Setup of JK:
==> flow/design.v (excerpt) <==
module MAC_Unit #(parameter WIDTH=32) (
    input logic clk,
    input logic reset,
    input  logic [WIDTH-1:0] a,
    input  logic [WIDTH-1:0] b,
    output logic [WIDTH*2-1:0] result
);
Size in the first run: about 190 flip-flops, ~130 I/O pins.
Settings: LEC_CHECK=0, CAP_MARGIN=35, CELL_PAD_IN_SITES_GLOBAL_PLACEMENT=0, CORE_ASPECT_RATIO=0.89, CORE_MARGIN=2, CORE_UTILIZATION=71, CTS_CLUSTER_DIAMETER=354, GPL_ROUTABILITY_DRIVEN=1, GPL_TIMING_DRIVEN=1, MAX_ROUTING_LAYER=met4, MIN_ROUTING_LAYER=met1, PLACE_DENSITY_LB_ADDON=0.01, SETUP_SLACK_MARGIN=1.97, SLEW_MARGIN=20; clock period 6.77 ns.
run.sh (not shown) runs the stock make flow with config.mk's settings and CLKGATE_MAP_FILE=.
The layout from JK, despite a flow that completed every stage, fails the layout checks, with the failing checks listed as negative setup slack.
Input-level comparison between MS and JK:
Settings: clearing GPL_ROUTABILITY_DRIVEN, which used to be 1; swapping 71 for 40 in CORE_UTILIZATION; clearing PLACE_DENSITY_LB_ADDON, which used to be 0.01; clearing CORE_ASPECT_RATIO, which used to be 0.89; swapping 354 for 383 in CTS_CLUSTER_DIAMETER; clearing MIN_ROUTING_LAYER, which used to be met1; clearing CELL_PAD_IN_SITES_GLOBAL_PLACEMENT, which used to be 0; clearing SETUP_SLACK_MARGIN, which used to be 1.97; clearing GPL_TIMING_DRIVEN, which used to be 1; swapping 35 for 20 in CAP_MARGIN; putting CTS_CLUSTER_SIZE at 31 where nothing was set; putting ABC_AREA at 1 where nothing was set; swapping 6.77 for 9.0 in the clock period (ns, I/O delays scaled along).
Findings:
MS | status: complete | timing, DRC, antenna: pass
| total standard cell area after synthesis | MS vs JK | 12% higher |
MS falls short of JK in first-pass GRT wire length.
From JK to MS the numbers moved as follows: number of clock buffers in the layout decreased 3; share of the cycle needed by the critical path after routing decreased 28 points.
The following lists how AL was set up differently from MS:
Settings: changing CORE_UTILIZATION from 40 to 72; removing ABC_AREA (formerly 1); removing CTS_CLUSTER_SIZE (formerly 31); removing MAX_ROUTING_LAYER (formerly met4); removing CTS_CLUSTER_DIAMETER (formerly 383); setting PLACE_DENSITY_LB_ADDON to 0.26 for the first time; changing the clock period (ns, I/O delays scaled along) from 9.0 to 7.36.
==> results <==
The flow for AL finished, though final verification flagged negative setup slack. Top routing layer in use: met5 -> AL, met4 -> MS. Summary of the comparison: pin count of the biggest net entering global routing is lower in AL, relative to MS. Compared with MS, AL shows a higher synthesized area divided by synthesized cell count.

========
## job 7833
Starting RTL as in the previous note.
Settings: LEC_CHECK=0, ABC_AREA=1, CAP_MARGIN=30, CELL_PAD_IN_SITES_DETAIL_PLACEMENT=2, CELL_PAD_IN_SITES_GLOBAL_PLACEMENT=2, CORE_ASPECT_RATIO=1.56, CORE_MARGIN=2, CORE_UTILIZATION=40, CTS_CLUSTER_SIZE=83, GPL_ROUTABILITY_DRIVEN=1, GPL_TIMING_DRIVEN=0, MAX_ROUTING_LAYER=met4, MIN_ROUTING_LAYER=met1, SETUP_SLACK_MARGIN=1.59, SLEW_MARGIN=15; clock period 7.13 ns.
Seen in the log of job 7833: ODB-0269 during global routing (5_1_grt), after which the run never completed.
### job 7833 -> job 5876
==> flow/config.mk <==
export PLATFORM = sky130hd
export DESIGN_NAME = MAC_Unit
export DESIGN_NICKNAME = MAC_Unit
export VERILOG_FILES = /design/flow/design.v
export SDC_FILE = /design/flow/constraint.sdc
export NUM_CORES = 4
export LEC_CHECK = 0
export CAP_MARGIN = 30
export CORE_MARGIN = 2
export CORE_UTILIZATION = 72
export PLACE_DENSITY_LB_ADDON = 0.01
export SETUP_SLACK_MARGIN = 0.61
export SLEW_MARGIN = 20
==> flow/constraint.sdc <==
create_clock -name core_clock -period 7.36 [get_ports {clk}]
set_input_delay 1.4720 -clock core_clock [delete_from_list [all_inputs] [get_ports {clk}]]
set_output_delay 1.4720 -clock core_clock [all_outputs]
set_load 0.01 [all_outputs]
Final checks on job 5876, whose flow otherwise completed, came back failing, citing setup timing.
Diff job 7833 -> job 5876 | floorplan row count | decrease of 44%
From job 7833 to job 5876 the numbers moved as follows: synthesized cell count has decreased; number of cell instances after yosys synthesis has decreased; detailed-placement wirelength estimate has decreased; die size has decreased.
Comparing job 7833 and job 5876, the higher area fraction in compound gates was measured on job 5876.
Summary of job 5876 over job 7833: xor/xnor share of the synthesized area now sits higher, y dimension of the die now sits lower, area fraction in and, or, nand and nor cells after synthesis now sits lower.
Relative to job 5876, the following input files were edited for job 6552:
==> flow/config.mk <==
export PLATFORM = sky130hd
export DESIGN_NAME = MAC_Unit
export DESIGN_NICKNAME = MAC_Unit
export VERILOG_FILES = /design/flow/design.v
export SDC_FILE = /design/flow/constraint.sdc
export NUM_CORES = 4
export LEC_CHECK = 0
export CAP_MARGIN = 20
export CORE_MARGIN = 2
export CORE_UTILIZATION = 72
export PLACE_DENSITY = 0.35
export SETUP_SLACK_MARGIN = 2.23
export SLEW_MARGIN = 20
==> flow/constraint.sdc <==
create_clock -name core_clock -period 8.96 [get_ports {clk}]
set_input_delay 1.7920 -clock core_clock [delete_from_list [all_inputs] [get_ports {clk}]]
set_output_delay 1.7920 -clock core_clock [all_outputs]
set_load 0.01 [all_outputs]
==> comparison <==
Job 6552 finished every stage and its layout cleared the timing, DRC and antenna checks.
Job 5876 -> job 6552: via count of the first global-routing pass decreased slightly
Job 6552 against job 5876: critical path depth now sits lower; wire length of the first global-routing pass now sits higher.
Summary of job 6552 over job 5876: average via count per standard cell increased by about 2% relative to the old numbers, maximum frequency went down, worst hold slack went down 0.011 ns, number of buffers added for setup after CTS now sits higher.
Taking job 5876 as the reference, in job 6552 design area fell by 510 µm²; met1 wire length rose by 5.6%; non-clock buffer count fell by 81; minimum clock period after layout rose by 0.13 ns.
## Diff of input files: job 3833 against job 6552
==> flow/config.mk <==
export PLATFORM = sky130hd
export DESIGN_NAME = MAC_Unit
export DESIGN_NICKNAME = MAC_Unit
export VERILOG_FILES = /design/flow/design.v
export SDC_FILE = /design/flow/constraint.sdc
export NUM_CORES = 4
export LEC_CHECK = 0
export ABC_AREA = 1
export CAP_MARGIN = 20
export CORE_ASPECT_RATIO = 0.5
export CORE_MARGIN = 2
export CORE_UTILIZATION = 72
export CTS_CLUSTER_DIAMETER = 379
export CTS_CLUSTER_SIZE = 100
export SETUP_SLACK_MARGIN = 1.22
export SLEW_MARGIN = 20
==> flow/constraint.sdc <==
create_clock -name core_clock -period 4.49 [get_ports {clk}]
set_input_delay 0.8980 -clock core_clock [delete_from_list [all_inputs] [get_ports {clk}]]
set_output_delay 0.8980 -clock core_clock [all_outputs]
set_load 0.01 [all_outputs]
Notes after the runs:
- Summary of job 3833 over job 6552: HPWL after detailed placement +about 50%; synthesized cell count +about 47%; post-synthesis compound-gate area fraction -5.8 points; share of cell area taken by muxes after synthesis ~0 delta; die height -25%.
- Tool error GRT-0116 stopped job 3833 during global routing (5_1_grt); no final results.
- Floorplan core area deteriorates in job 3833 relative to job 6552.
- Sort job 3833 and job 6552 by sequential-to-total area share from yosys stat desc -> top: job 6552
- Xor/xnor share of the synthesized area sits lower in job 3833 than in job 6552.
- Relative to job 6552, yosys synthesis chip area has increased by 5000 µm² in job 3833.
- Number of H-tree branching levels came out exactly the same in job 3833 and job 6552.

========
## build 26
MAC_Unit again, from the RTL that the note above started with.
==> flow/design.v (excerpt) <==
module MAC_Unit #(parameter WIDTH=32) (
    input logic clk,
    input logic reset,
    input  logic [WIDTH-1:0] a,
    input  logic [WIDTH-1:0] b,
    output logic [WIDTH*2-1:0] result
);
Settings: LEC_CHECK=0, CAP_MARGIN=40, CORE_MARGIN=2, CORE_UTILIZATION=72, CTS_CLUSTER_SIZE=42, HOLD_SLACK_MARGIN=0.27, PLACE_DENSITY_LB_ADDON=0.01, SETUP_SLACK_MARGIN=0.79, SLEW_MARGIN=20; clock period 7.29 ns.
[build 26] flow finished | final checks: failed | reasons: setup timing
## Diff of input files: build 96 against build 26
Settings: a change of CAP_MARGIN from 40 to 0; a deleted SETUP_SLACK_MARGIN that had been 0.79; an added CTS_CLUSTER_DIAMETER of 305; an added PLACE_DENSITY of 0.64; an added ABC_AREA of 1; a change of HOLD_SLACK_MARGIN from 0.27 to 0.29; a deleted PLACE_DENSITY_LB_ADDON that had been 0.01; a change of the clock period (ns, I/O delays scaled along) from 7.29 to 6.46.
==> results <==
- Build 96 finished all stages; however, its layout fails the closing checks, the failures being setup timing.
#### Input delta (build 7 over build 96)
Settings: PLACE_DENSITY no longer set, was 0.64; ABC_AREA no longer set, was 1; CTS_CLUSTER_DIAMETER no longer set, was 305; HOLD_SLACK_MARGIN no longer set, was 0.29; CAP_MARGIN now 20, was 0; PLACE_DENSITY_LB_ADDON now 0.24, previously not set; CTS_CLUSTER_SIZE no longer set, was 42; the clock period (ns, I/O delays scaled along) now 7.29, was 6.46.
--- outcome ---
In build 7 the implementation completed, yet the final layout does not meet the checks, the culprit being setup timing. Compared with build 96, in build 7 distinct cell type count after synthesis now sits higher; detailed-routed wire length on met3 now sits lower. Delta (build 7 minus build 96): worst hold slack rose 4.6 ps. Compared to build 96, build 7 has non-clock buffer count 24% higher.
Input changes introduced in build 57 (baseline for comparison: build 7):
Settings: an added ABC_AREA of 1; a deleted PLACE_DENSITY_LB_ADDON that had been 0.24; a change of CORE_UTILIZATION from 72 to 62; an added CTS_CLUSTER_SIZE of 100; a change of the clock period (ns, I/O delays scaled along) from 7.29 to 4.49.
==> results <==
Build 7 → build 57: wire length on met3 now sits lower, logic depth of the worst setup path including buffers now sits higher.
Build 7 reports its start point of the critical path as b_reg[3] while build 57 reports b_reg[8].
Every stage of build 57 finished as expected; the final checks, on the other hand, flagged setup timing, which means the layout fails.
